## lane 3
==> flow/design.v (excerpt) <==
module matrix_mul(
    input wire clk,
    input wire reset,
    input wire start,
    input wire [8:0][7:0] matrix_a,
    input wire [8:0][7:0] matrix_b,
    output reg [8:0][15:0] result,
    output reg done
);
Settings: LEC_CHECK=0, ABC_AREA=1, CAP_MARGIN=25, CELL_PAD_IN_SITES_DETAIL_PLACEMENT=2, CELL_PAD_IN_SITES_GLOBAL_PLACEMENT=1, CORE_ASPECT_RATIO=0.5, CORE_MARGIN=8, CORE_UTILIZATION=20, CTS_CLUSTER_SIZE=51, GPL_ROUTABILITY_DRIVEN=0, GPL_TIMING_DRIVEN=0, HOLD_SLACK_MARGIN=0.17, MAX_ROUTING_LAYER=met5, MIN_ROUTING_LAYER=met1, PLACE_DENSITY_LB_ADDON=0.28, SLEW_MARGIN=10, TNS_END_PERCENT=70; clock period 5.76 ns.
run.sh (not shown) runs the stock make flow with config.mk's settings and CLKGATE_MAP_FILE=.
STATUS run=lane 3 STAGES=ALL_DONE FINAL_CHECKS=FAILED CAUSE=setup timing
Relative to lane 3, the following input files were edited for lane 1:
Settings: removing TNS_END_PERCENT (formerly 70); removing CELL_PAD_IN_SITES_DETAIL_PLACEMENT (formerly 2); removing CTS_CLUSTER_SIZE (formerly 51); removing CELL_PAD_IN_SITES_GLOBAL_PLACEMENT (formerly 1); removing GPL_ROUTABILITY_DRIVEN (formerly 0); removing ABC_AREA (formerly 1); removing MIN_ROUTING_LAYER (formerly met1); changing SLEW_MARGIN from 10 to 20; changing CORE_UTILIZATION from 20 to 66; removing CORE_ASPECT_RATIO (formerly 0.5); removing PLACE_DENSITY_LB_ADDON (formerly 0.28); removing MAX_ROUTING_LAYER (formerly met5); changing CAP_MARGIN from 25 to 20; setting CTS_CLUSTER_DIAMETER to 233 for the first time; changing CORE_MARGIN from 8 to 2; removing GPL_TIMING_DRIVEN (formerly 0); removing HOLD_SLACK_MARGIN (formerly 0.17); changing the clock period (ns, I/O delays scaled along) from 5.76 to 6.67.
Findings:
Lane 1 | ERROR | 5_1_grt
Compared with lane 3, in lane 1 area after synthesis went down 4.2%; core region area went down 45000 um^2; parity-gate share of the synthesized area counting xor and xnor cells went up 0.77 points.
Count of cell types in the netlist (lane 1 / lane 3): 1.3
From lane 3 to lane 1 the numbers moved as follows: yosys cell count has decreased; total setup buffers inserted after CTS lower; number of nets at floorplan went down 28%.
The synthesized cell count in lane 1 was lower than what lane 3 gave.

========
matrix_mul again, from the RTL that the note above started with.
Settings: LEC_CHECK=0, CAP_MARGIN=10, CELL_PAD_IN_SITES_GLOBAL_PLACEMENT=0, CORE_MARGIN=8, CORE_UTILIZATION=71, CTS_CLUSTER_DIAMETER=31, SETUP_SLACK_MARGIN=1.51, SLEW_MARGIN=15, TNS_END_PERCENT=65; clock period 10.0 ns.
Rerun with:
Settings changed: CAP_MARGIN 10 to 25, CELL_PAD_IN_SITES_GLOBAL_PLACEMENT 0 to default, CORE_ASPECT_RATIO from default to 0.5, CORE_MARGIN 8 to 2, CORE_UTILIZATION 71 to 55, CTS_CLUSTER_DIAMETER 31 to 376, CTS_CLUSTER_SIZE from default to 80, HOLD_SLACK_MARGIN from default to -0.07, PLACE_DENSITY from default to 0.4, SETUP_SLACK_MARGIN 1.51 to 1.97, SLEW_MARGIN 15 to 5, TNS_END_PERCENT 65 to 15.
Worst setup slack gets better by 0.73 ns. Design area goes up by 1.1%. Die area goes up by 8.5%. Worst hold slack gets worse by 0.069 ns. Synthesized cell count is unchanged. Routed wire length goes down by 32%. Count of clock-buffer cells in the layout goes down by 1. Critical path depth goes down by 6.
Rerun with:
Settings changed: CAP_MARGIN 25 to 20, CORE_ASPECT_RATIO 0.5 to default, CORE_UTILIZATION 55 to 40, CTS_CLUSTER_DIAMETER 376 to default, CTS_CLUSTER_SIZE 80 to default, HOLD_SLACK_MARGIN -0.07 to default, PLACE_DENSITY 0.4 to 0.6, SETUP_SLACK_MARGIN 1.97 to default, SLEW_MARGIN 5 to 20, TNS_END_PERCENT 15 to default.
Outcome: Setup slack degrades by 0.31 ns. Sequential share of layout area hardly moves. Fmax falls by 4.0%. Critical path depth stays the same. Register-to-register slack degrades by 0.31 ns. Wire length is higher by 0.72%.
Rerun with:
Settings changed: CAP_MARGIN 20 to 25, CORE_ASPECT_RATIO from default to 1.86, CORE_UTILIZATION 40 to 55, CTS_CLUSTER_DIAMETER from default to 376, CTS_CLUSTER_SIZE from default to 80, HOLD_SLACK_MARGIN from default to -0.07, PLACE_DENSITY 0.6 to default, SETUP_SLACK_MARGIN from default to 1.97, SLEW_MARGIN 20 to 5, TNS_END_PERCENT from default to 15.
After rerunning:
- count of clock-buffer cells in the layout grows by 4
- synthesized cell count does not change
- global-route usage came out higher by 5.9 points
- maximum frequency is higher slightly
- worst setup slack improves by 0.061 ns
- clock skew came out lower by 0.0048 ns
- via count increases slightly
- cell count goes down by a little under a tenth
Rerun with:
Settings changed: CAP_MARGIN 25 to 20, CELL_PAD_IN_SITES_GLOBAL_PLACEMENT from default to 2, CORE_ASPECT_RATIO 1.86 to default, CORE_MARGIN 2 to 8, CORE_UTILIZATION 55 to 40, CTS_CLUSTER_DIAMETER 376 to 31, CTS_CLUSTER_SIZE 80 to default, HOLD_SLACK_MARGIN -0.07 to default, SETUP_SLACK_MARGIN 1.97 to 2.41, SLEW_MARGIN 5 to 15, TNS_END_PERCENT 15 to default.
Count of clock-buffer cells in the layout went up by 2. Global-route usage went down by 7.0 points. Cell area went up by about 1.6%.

========
matrix_mul again, from the RTL that the note above started with.
## matrix_mul
module matrix_mul(
    input wire clk,
    input wire reset,
    input wire start,
    input wire [8:0][7:0] matrix_a,
    input wire [8:0][7:0] matrix_b,
    output reg [8:0][15:0] result,
    output reg done
);
reg [3:0] state;
reg [3:0] i, j, k;
reg [15:0] sum;
localparam IDLE = 4'd0, MULTIPLY = 4'd1, DONE = 4'd2;
always @(posedge clk or posedge reset) begin
    if (reset) begin
        state <= IDLE;
        done <= 0;
        i <= 0;
        j <= 0;
        k <= 0;
        sum <= 0;
    end else begin
        case (state)
            IDLE: begin
                if (start) begin
                    state <= MULTIPLY;
                    i <= 0;
                    j <= 0;
                    k <= 0;
                    sum <= 0;
                    done <= 0;
                end
            end
            MULTIPLY: begin
                if (k == 3) begin
                    result[i*3 + j] <= sum;
  ...
clock: 10.0 ns
lec_check: 0
cap_margin: 25
core_aspect_ratio: 0.51
core_margin: 2
core_utilization: 55
cts_cluster_diameter: 376
cts_cluster_size: 98
hold_slack_margin: -0.07
slew_margin: 5
tns_end_percent: 15
==> next run, changes <==
Settings changed: ABC_AREA from default to 1, CAP_MARGIN 25 to 0, CTS_CLUSTER_SIZE 98 to 90.
Outcome: Final area rose by 2.1%; routed wire length rises by 18%; final cell count climbs by 31%; fmax increases by 3.6%; utilization shrinks by 2.0 points; die size climbs by 4.3%; count of clock-buffer cells in the layout climbs by 1.
==> next run, changes <==
Settings changed: ABC_AREA 1 to default, CAP_MARGIN 0 to 25, CORE_ASPECT_RATIO 0.51 to default, CORE_UTILIZATION 55 to 49, CTS_CLUSTER_SIZE 90 to 98, TNS_END_PERCENT 15 to default.
After rerunning:
- The changed run went through all stages and came out clean
- setup slack is worse by 0.13 ns
- area after synthesis fell by 4.2%
- design area went down by 1.2%
- synthesized cell count drops by 34%
==> next run, changes <==
Settings changed: CAP_MARGIN 25 to 20, CORE_UTILIZATION 49 to 40, CTS_CLUSTER_DIAMETER 376 to default, CTS_CLUSTER_SIZE 98 to default, HOLD_SLACK_MARGIN -0.07 to default, SETUP_SLACK_MARGIN from default to 2.41, SLEW_MARGIN 5 to 15.
Clock-buffer cell count increases by 1.
Clock skew hardly moves.
Die size goes up by 22%.
Synthesized cell count stays the same.
Utilization fell by 12 points.
Via count does not change.

========
## run 1
Starting RTL as in the previous note.
clock: 4.44 ns
lec_check: 0
abc_area: 1
cap_margin: 20
cell_pad_in_sites_global_placement: 0
core_aspect_ratio: 0.5
core_margin: 2
core_utilization: 49
cts_cluster_diameter: 336
cts_cluster_size: 71
gpl_timing_driven: 1
max_routing_layer: met5
place_density: 0.41
setup_slack_margin: -0.1
slew_margin: 20
tns_end_percent: 5
STATUS run=run 1 STAGES=ALL_DONE FINAL_CHECKS=FAILED CAUSE=negative setup slack
Modified inputs, run 2 compared to run 1
diff --git a/flow/config.mk b/flow/config.mk
--- a/flow/config.mk
+++ b/flow/config.mk
@@ -8 +7,0 @@
-export ABC_AREA = 1
@@ -11 +10 @@
-export CORE_ASPECT_RATIO = 0.5
+export CORE_ASPECT_RATIO = 0.86
@@ -13,3 +12 @@
-export CORE_UTILIZATION = 49
-export CTS_CLUSTER_DIAMETER = 336
-export CTS_CLUSTER_SIZE = 71
+export CORE_UTILIZATION = 61
@@ -17,3 +14 @@
-export MAX_ROUTING_LAYER = met5
-export PLACE_DENSITY = 0.41
-export SETUP_SLACK_MARGIN = -0.1
+export MAX_ROUTING_LAYER = met4
==> flow/constraint.sdc <==
create_clock -name core_clock -period 4.67 [get_ports {clk}]
set_input_delay 0.9340 -clock core_clock [delete_from_list [all_inputs] [get_ports {clk}]]
set_output_delay 0.9340 -clock core_clock [all_outputs]
set_load 0.01 [all_outputs]
## What came out
Complete run, failing final checks: run 2, reason negative setup slack. Largest non-sequential cell family by area: multiplexers -> run 2, simple AND/OR/NAND/NOR gates -> run 1. Going from run 1 to run 2, standard-cell row count shows an increase of 6; overall routed net length lower; final critical-path share of the clock period went up 12 points; count of different cell masters after synthesis increased 28%; worst-case setup margin in the final layout saw a decrease.
diff inputs: run 2 => run 3
==> flow/config.mk <==
export PLATFORM = sky130hd
export DESIGN_NAME = matrix_mul
export DESIGN_NICKNAME = matrix_mul
export VERILOG_FILES = /design/flow/design.v
export SDC_FILE = /design/flow/constraint.sdc
export NUM_CORES = 4
export LEC_CHECK = 0
export CAP_MARGIN = 20
export CORE_MARGIN = 2
export CORE_UTILIZATION = 40
export PLACE_DENSITY = 0.6
export SLEW_MARGIN = 20
==> flow/constraint.sdc <==
create_clock -name core_clock -period 7.91 [get_ports {clk}]
set_input_delay 1.5820 -clock core_clock [delete_from_list [all_inputs] [get_ports {clk}]]
set_output_delay 1.5820 -clock core_clock [all_outputs]
set_load 0.01 [all_outputs]
## What came out
Run 3 | stages: all done | timing, DRC, antenna: all pass. From run 2 to run 3 the numbers moved as follows: area taken by multi-input logic gates has decreased, total die size has increased, detailed-placement wirelength estimate has decreased, vertical die dimension has increased, setup slack has increased. Against run 2, run 3 comes in 56 points lower on ratio of final minimum period to clock period. Cmp run 3 vs run 2: final non-filler cell area lower in run 3.
For run 4, these inputs were changed with respect to run 3:
diff --git a/flow/config.mk b/flow/config.mk
--- a/flow/config.mk
+++ b/flow/config.mk
@@ -10 +10,2 @@
-export CORE_UTILIZATION = 40
+export CORE_UTILIZATION = 60
+export CTS_CLUSTER_DIAMETER = 180
@@ -12,0 +14 @@
+export TNS_END_PERCENT = 5
==> flow/constraint.sdc <==
create_clock -name core_clock -period 4.39 [get_ports {clk}]
set_input_delay 0.8780 -clock core_clock [delete_from_list [all_inputs] [get_ports {clk}]]
set_output_delay 0.8780 -clock core_clock [all_outputs]
set_load 0.01 [all_outputs]
Between run 4 and run 3, the final design utilization is higher for run 4. Comparing run 4 and run 3, the lower number of non-clock buffers in the layout was measured on run 3. Note that the final instance area recorded for run 3 amounts to 0.915 times the value seen in run 4. Run 4 reports a higher final cell count than run 3 does. | wire length on met3 | run 4 vs run 3 | 650 µm higher |. On minimum setup slack in the final design, run 4 does worse than run 3. Run 4 vs. run 3: total wire length went up 3600 µm; pre-CTS worst setup slack went down 2.77 ns. Comparing run 4 and run 3, the higher transition at the pin with the smallest max-transition slack was measured on run 3. [flow] run 4 | stages: complete | final checks: fail | reason: negative setup slack. Run 3 finished end to end and its layout was clean on timing, DRC and antenna. Synthesized area: run 4 vs run 3 identical. Re number of cell instances on the worst register-to-register path: run 4 is 1 down on run 3.
Here is what was changed in the inputs of run 5 compared with run 4.
diff --git a/flow/config.mk b/flow/config.mk
--- a/flow/config.mk
+++ b/flow/config.mk
@@ -10,3 +10,3 @@
-export CORE_UTILIZATION = 60
-export CTS_CLUSTER_DIAMETER = 180
-export PLACE_DENSITY = 0.6
+export CORE_UTILIZATION = 59
+export CTS_CLUSTER_SIZE = 87
+export SETUP_SLACK_MARGIN = 1.15
[summary]
- Reported for run 5 and run 4, total of buffers placed on input and output ports turned out identical to the last digit.
- Sort run 5 and run 4 by count of buffering cells on the critical path with inverters included, ascending, and run 4 comes first.
- Run 5 ended with less sequential share of layout area than run 4.
- Compared with run 4, post-route standard cell area excluding fillers in run 5 increased by a few percent.
- Run 4 finished all stages; layout check result: FAIL, due to negative setup slack.
- Layout checks on run 5: not met. Flow itself completed; violations: negative setup slack.
- Run 5 vs run 4: post-layout minimum cycle time up in run 5
- Utilization (lower): run 4
- Status: clock tree cell share of total cell area parity (run 5, run 4)
- Routed length on met2 came out higher on run 5 than on run 4.
